==> v37: inputs <==
// flashNavigator
module flashNavigator
#(
  parameter STARTUP_WAIT = 32'd1000
)
(
    input wire clk,
    input wire rst,
    output reg flashClk,
    input wire flashMiso,
    output reg flashMosi,
    output reg flashCs,
    input wire [5:0] charAddress,
    output reg [7:0] charOutput,
    input wire btn1,
    input wire btn2
);
clock: 4.87 ns
lec_check: 0
cap_margin: 20
core_margin: 2
core_utilization: 40
place_density: 0.6
slew_margin: 20
run.sh (not shown) runs the stock make flow with config.mk's settings and CLKGATE_MAP_FILE=.
==> v15: changes against v37 <==
==> flow/config.mk (replaced) <==
export PLATFORM = sky130hd
export DESIGN_NAME = flashNavigator
export DESIGN_NICKNAME = flashNavigator
export VERILOG_FILES = /design/flow/design.v
export SDC_FILE = /design/flow/constraint.sdc
export NUM_CORES = 4
export LEC_CHECK = 0
export ABC_AREA = 1
export CAP_MARGIN = 35
export CELL_PAD_IN_SITES_GLOBAL_PLACEMENT = 3
export CORE_ASPECT_RATIO = 1.1
export CORE_MARGIN = 3
export CORE_UTILIZATION = 53
export CTS_CLUSTER_SIZE = 56
export GPL_ROUTABILITY_DRIVEN = 1
export GPL_TIMING_DRIVEN = 1
export HOLD_SLACK_MARGIN = -0.02
export MAX_ROUTING_LAYER = met5
export PLACE_DENSITY_LB_ADDON = 0.12
export SETUP_SLACK_MARGIN = 0.5
export SLEW_MARGIN = 10
export TNS_END_PERCENT = 100
==> flow/constraint.sdc (replaced) <==
create_clock -name core_clock -period 8.65 [get_ports {clk}]
set_input_delay 1.7300 -clock core_clock [delete_from_list [all_inputs] [get_ports {clk}]]
set_output_delay 1.7300 -clock core_clock [all_outputs]
set_load 0.01 [all_outputs]
==> results.txt <==
Figures from the flow reports.

Placed design:
- The run gives the count of port buffers added during placement as 20.

Run status:
- The flow ran to the end and the layout has no timing, DRC or antenna violations.

Finish:
- Counting the fill cells in the layout gives 6,698.

Power:
- The run gives the power per unit of standard cell area as between 300 and 400 nW/um^2.

Final timing:
- Endpoints failing hold in the final report were tallied at 0.
# the run above: v37

==> results.txt <==
Figures from the flow reports.

Run status:
- The run stopped with a tool error.
- The flow halted during global placement without I/O (3_1_place_gp_skip_io).
- The first error in the log reads "[ERROR FLW-0024] Place density exceeds 1.0 (current PLACE_DENSITY_LB_ADDON =  0.12). Please check if the value of  PLACE_DENSITY_LB_ADDON is between 0 and 0.99".

Logic synthesis:
- Among the non-sequential cells, simple AND/OR/NAND/NOR gates take the most area.
- In the synthesized netlist, the cells that appear most often are 1,139 x nand2_1, 650 x dfxtp_1, 625 x a21oi_1, 488 x nor2_1, 448 x o21ai_0.

Floorplan:
- The run puts the horizontal die size at around 240 um.
# the run above: v15


========
==> run a <==
flashNavigator again, from the RTL that the note above started with.
clock: 2.7 ns
lec_check: 0
cap_margin: 20
core_margin: 2
core_utilization: 72
cts_cluster_diameter: 105
place_density: 0.36
slew_margin: 20
==> run b: changes against run a <==
==> flow/config.mk (replaced) <==
export PLATFORM = sky130hd
export DESIGN_NAME = flashNavigator
export DESIGN_NICKNAME = flashNavigator
export VERILOG_FILES = /design/flow/design.v
export SDC_FILE = /design/flow/constraint.sdc
export NUM_CORES = 4
export LEC_CHECK = 0
export CAP_MARGIN = 15
export CELL_PAD_IN_SITES_GLOBAL_PLACEMENT = 2
export CORE_MARGIN = 4
export CORE_UTILIZATION = 40
export PLACE_DENSITY_LB_ADDON = 0.05
export SLEW_MARGIN = 20
==> flow/constraint.sdc (replaced) <==
create_clock -name core_clock -period 10.0 [get_ports {clk}]
set_input_delay 2.0000 -clock core_clock [delete_from_list [all_inputs] [get_ports {clk}]]
set_output_delay 2.0000 -clock core_clock [all_outputs]
set_load 0.01 [all_outputs]
==> run c: changes against run a <==
--- a/flow/config.mk
+++ b/flow/config.mk
@@ -7,7 +7,7 @@
 export LEC_CHECK = 0
 export CAP_MARGIN = 20
 export CORE_MARGIN = 2
-export CORE_UTILIZATION = 72
-export CTS_CLUSTER_DIAMETER = 105
-export PLACE_DENSITY = 0.36
+export CORE_UTILIZATION = 70
+export CTS_CLUSTER_SIZE = 36
+export PLACE_DENSITY = 0.6
 export SLEW_MARGIN = 20
==> flow/constraint.sdc (replaced) <==
create_clock -name core_clock -period 3.4 [get_ports {clk}]
set_input_delay 0.6800 -clock core_clock [delete_from_list [all_inputs] [get_ports {clk}]]
set_output_delay 0.6800 -clock core_clock [all_outputs]
set_load 0.01 [all_outputs]
==> comparison <==
Run c ran to the end with no violations. Run a finished but fails on setup timing. Run b finished with timing, DRC and antenna clean.
In area after synthesis, run b and run a do not differ.
Sequential power, highest first: run a, run c, run b.
Count of clock-buffer cells in the layout is the same in run a and run c.
Critical path depth, lowest first: run c, run b, run a.
Against run a, the utilization of run b is lower by 41 points.

========
==> job 9261: inputs <==
Starting RTL as in the previous note.
==> flow/design.v (excerpt) <==
module flashNavigator
#(
  parameter STARTUP_WAIT = 32'd1000
)
(
    input wire clk,
    input wire rst,
    output reg flashClk,
    input wire flashMiso,
    output reg flashMosi,
    output reg flashCs,
    input wire [5:0] charAddress,
    output reg [7:0] charOutput,
    input wire btn1,
    input wire btn2
);
clock: 2.86 ns
lec_check: 0
cap_margin: 20
core_margin: 2
core_utilization: 72
cts_cluster_diameter: 353
cts_cluster_size: 14
place_density: 0.78
setup_slack_margin: 0.38
slew_margin: 20
==> job 1327: changes against job 9261 <==
ABC_AREA = 1   (was default)
CAP_MARGIN = 15   (was 20)
CELL_PAD_IN_SITES_DETAIL_PLACEMENT = 2   (was default)
CTS_CLUSTER_DIAMETER = default   (was 353)
CTS_CLUSTER_SIZE = default   (was 14)
GPL_ROUTABILITY_DRIVEN = 1   (was default)
GPL_TIMING_DRIVEN = 1   (was default)
MAX_ROUTING_LAYER = met5   (was default)
PLACE_DENSITY = default   (was 0.78)
PLACE_DENSITY_LB_ADDON = 0.03   (was default)
SETUP_SLACK_MARGIN = default   (was 0.38)
SLEW_MARGIN = 0   (was 20)
==> flow/constraint.sdc (replaced) <==
create_clock -name core_clock -period 3.5 [get_ports {clk}]
set_input_delay 0.7000 -clock core_clock [delete_from_list [all_inputs] [get_ports {clk}]]
set_output_delay 0.7000 -clock core_clock [all_outputs]
set_load 0.01 [all_outputs]
==> qor summary <==
| quantity | job 1327 | job 9261 |
|---|---|---|
| Final Wtd Congestion | 0.936 | 0.905 |
| Mux frac, synth | 0.0654% | 12.4% |
| Chip height | 210 um | 198 um |
| Number of instances in the synthesized netlist | 4515 | 3168 |
| Run status | aborted with a tool error | no timing/DRC/antenna violations |
| Failing step | detailed placement (3_5_place_dp) | - |
| Sequential share of the synthesized area | 42.5% | 48.1% |
| Post-synth design cell area | 0.0306 sq mm | 0.0270 sq mm |
| Number of cells in Yosys stat | 4515 | 3168 |
| Yosys chip area | 0.0306 sq mm | 0.0270 sq mm |
| Xor and xnor fraction of the mapped netlist area | 0.740% | 1.62% |
| Area share of and/or/nand/nor cells after synthesis | 28.3% | 18.6% |
| Total Die Area | 0.0442 sq mm | 0.0391 sq mm |
| Syn avg cell area | 6.78 sq um | 8.54 sq um |
| Core outline area | 0.0419 sq mm | 0.0368 sq mm |
| Horizontal die size | 210 um | 198 um |
| Synthesized Nets | 4558 | 3211 |

========
==> inputs of wip/fjord <==
flashNavigator again, from the RTL that the note above started with.
Settings: LEC_CHECK=0, CAP_MARGIN=20, CORE_MARGIN=2, CORE_UTILIZATION=40, PLACE_DENSITY=0.6, SLEW_MARGIN=20; clock period 10.0 ns.
==> inputs of wip/delta, as changes to wip/fjord <==
ABC_AREA = 1   (was default)
CAP_MARGIN = 0   (was 20)
CORE_ASPECT_RATIO = 0.69   (was default)
CORE_UTILIZATION = 72   (was 40)
CTS_CLUSTER_DIAMETER = 345   (was default)
CTS_CLUSTER_SIZE = 10   (was default)
HOLD_SLACK_MARGIN = 0.3   (was default)
PLACE_DENSITY = 0.39   (was 0.6)
SETUP_SLACK_MARGIN = 0.8   (was default)
SLEW_MARGIN = 0   (was 20)
TNS_END_PERCENT = 5   (was default)
==> flow/constraint.sdc (replaced) <==
create_clock -name core_clock -period 2.7 [get_ports {clk}]
set_input_delay 0.5400 -clock core_clock [delete_from_list [all_inputs] [get_ports {clk}]]
set_output_delay 0.5400 -clock core_clock [all_outputs]
set_load 0.01 [all_outputs]
==> inputs of wip/pepper, as changes to wip/fjord <==
CORE_UTILIZATION = 72   (was 40)
PLACE_DENSITY = default   (was 0.6)
PLACE_DENSITY_LB_ADDON = 0.02   (was default)
==> flow/constraint.sdc (replaced) <==
create_clock -name core_clock -period 7.77 [get_ports {clk}]
set_input_delay 1.5540 -clock core_clock [delete_from_list [all_inputs] [get_ports {clk}]]
set_output_delay 1.5540 -clock core_clock [all_outputs]
set_load 0.01 [all_outputs]
==> inputs of wip/raven, as changes to wip/fjord <==
ABC_AREA = 1   (was default)
CAP_MARGIN = 35   (was 20)
CORE_ASPECT_RATIO = 1.1   (was default)
CORE_MARGIN = 8   (was 2)
CORE_UTILIZATION = 53   (was 40)
CTS_CLUSTER_SIZE = 56   (was default)
GPL_ROUTABILITY_DRIVEN = 0   (was default)
GPL_TIMING_DRIVEN = 1   (was default)
HOLD_SLACK_MARGIN = -0.02   (was default)
MAX_ROUTING_LAYER = met5   (was default)
PLACE_DENSITY = default   (was 0.6)
PLACE_DENSITY_LB_ADDON = 0.12   (was default)
SETUP_SLACK_MARGIN = 0.5   (was default)
SLEW_MARGIN = 10   (was 20)
TNS_END_PERCENT = 100   (was default)
==> flow/constraint.sdc (replaced) <==
create_clock -name core_clock -period 8.65 [get_ports {clk}]
set_input_delay 1.7300 -clock core_clock [delete_from_list [all_inputs] [get_ports {clk}]]
set_output_delay 1.7300 -clock core_clock [all_outputs]
set_load 0.01 [all_outputs]
==> impl_metrics.yaml <==
# generated from flow reports
status:
  status: "no timing/DRC/antenna violations"
clocking:
  clock_latency_ns: 0.61
setup_path:
  worst-path-stages: 11
  crit_buf_inv: 3
power:
  powerClk_mw: 8.70
global_routing:
  grt_pass1_vias: 28323
  globalRouteMet2Util_pct: 61.05
logic_synthesis:
  synthCells: 4515
  common_cells: "1139 x nand2_1, 650 x dfxtp_1, 625 x a21oi_1, 488 x nor2_1, 448 x o21ai_0"
drt:
  firstDrtPassIters: 14
cells_and_area:
  clock_buffers: 75
Source of the figures above: wip/delta

==> impl_metrics.yaml <==
# generated from flow reports
logic_synthesis:
  common_cells: "1139 x nand2_1, 650 x dfxtp_1, 625 x a21oi_1, 488 x nor2_1, 448 x o21ai_0"
  synthCells: 4515
global_routing:
  globalRouteMet2Util_pct: 43.74
  grt_pass1_vias: 26831
drt:
  firstDrtPassIters: 6
setup_path:
  crit_buf_inv: 5
  worst-path-stages: 13
clocking:
  clock_latency_ns: 0.62
cells_and_area:
  clock_buffers: 111
status:
  status: "no timing/DRC/antenna violations"
Source of the figures above: wip/raven

==> impl_metrics.yaml <==
# generated from flow reports
status:
  status: "no timing/DRC/antenna violations"
global_routing:
  globalRouteMet2Util_pct: 59.49
setup_path:
  crit_buf_inv: 3
clocking:
  clock_latency_ns: 0.59
logic_synthesis:
  synthCells: 3168
  common_cells: "754 x nand2_1, 650 x dfxtp_1, 453 x a21oi_1, 300 x nor2_1, 205 x clkbuf_1"
Source of the figures above: wip/pepper

==> impl_metrics.yaml <==
# generated from flow reports
status:
  status: "no timing/DRC/antenna violations"
setup_path:
  worst-path-stages: 12
global_routing:
  grt_pass1_vias: 20178
drt:
  firstDrtPassIters: 5
power:
  powerClk_mw: 2.46
Source of the figures above: wip/fjord

Power is estimated from default activity; no workload was simulated.
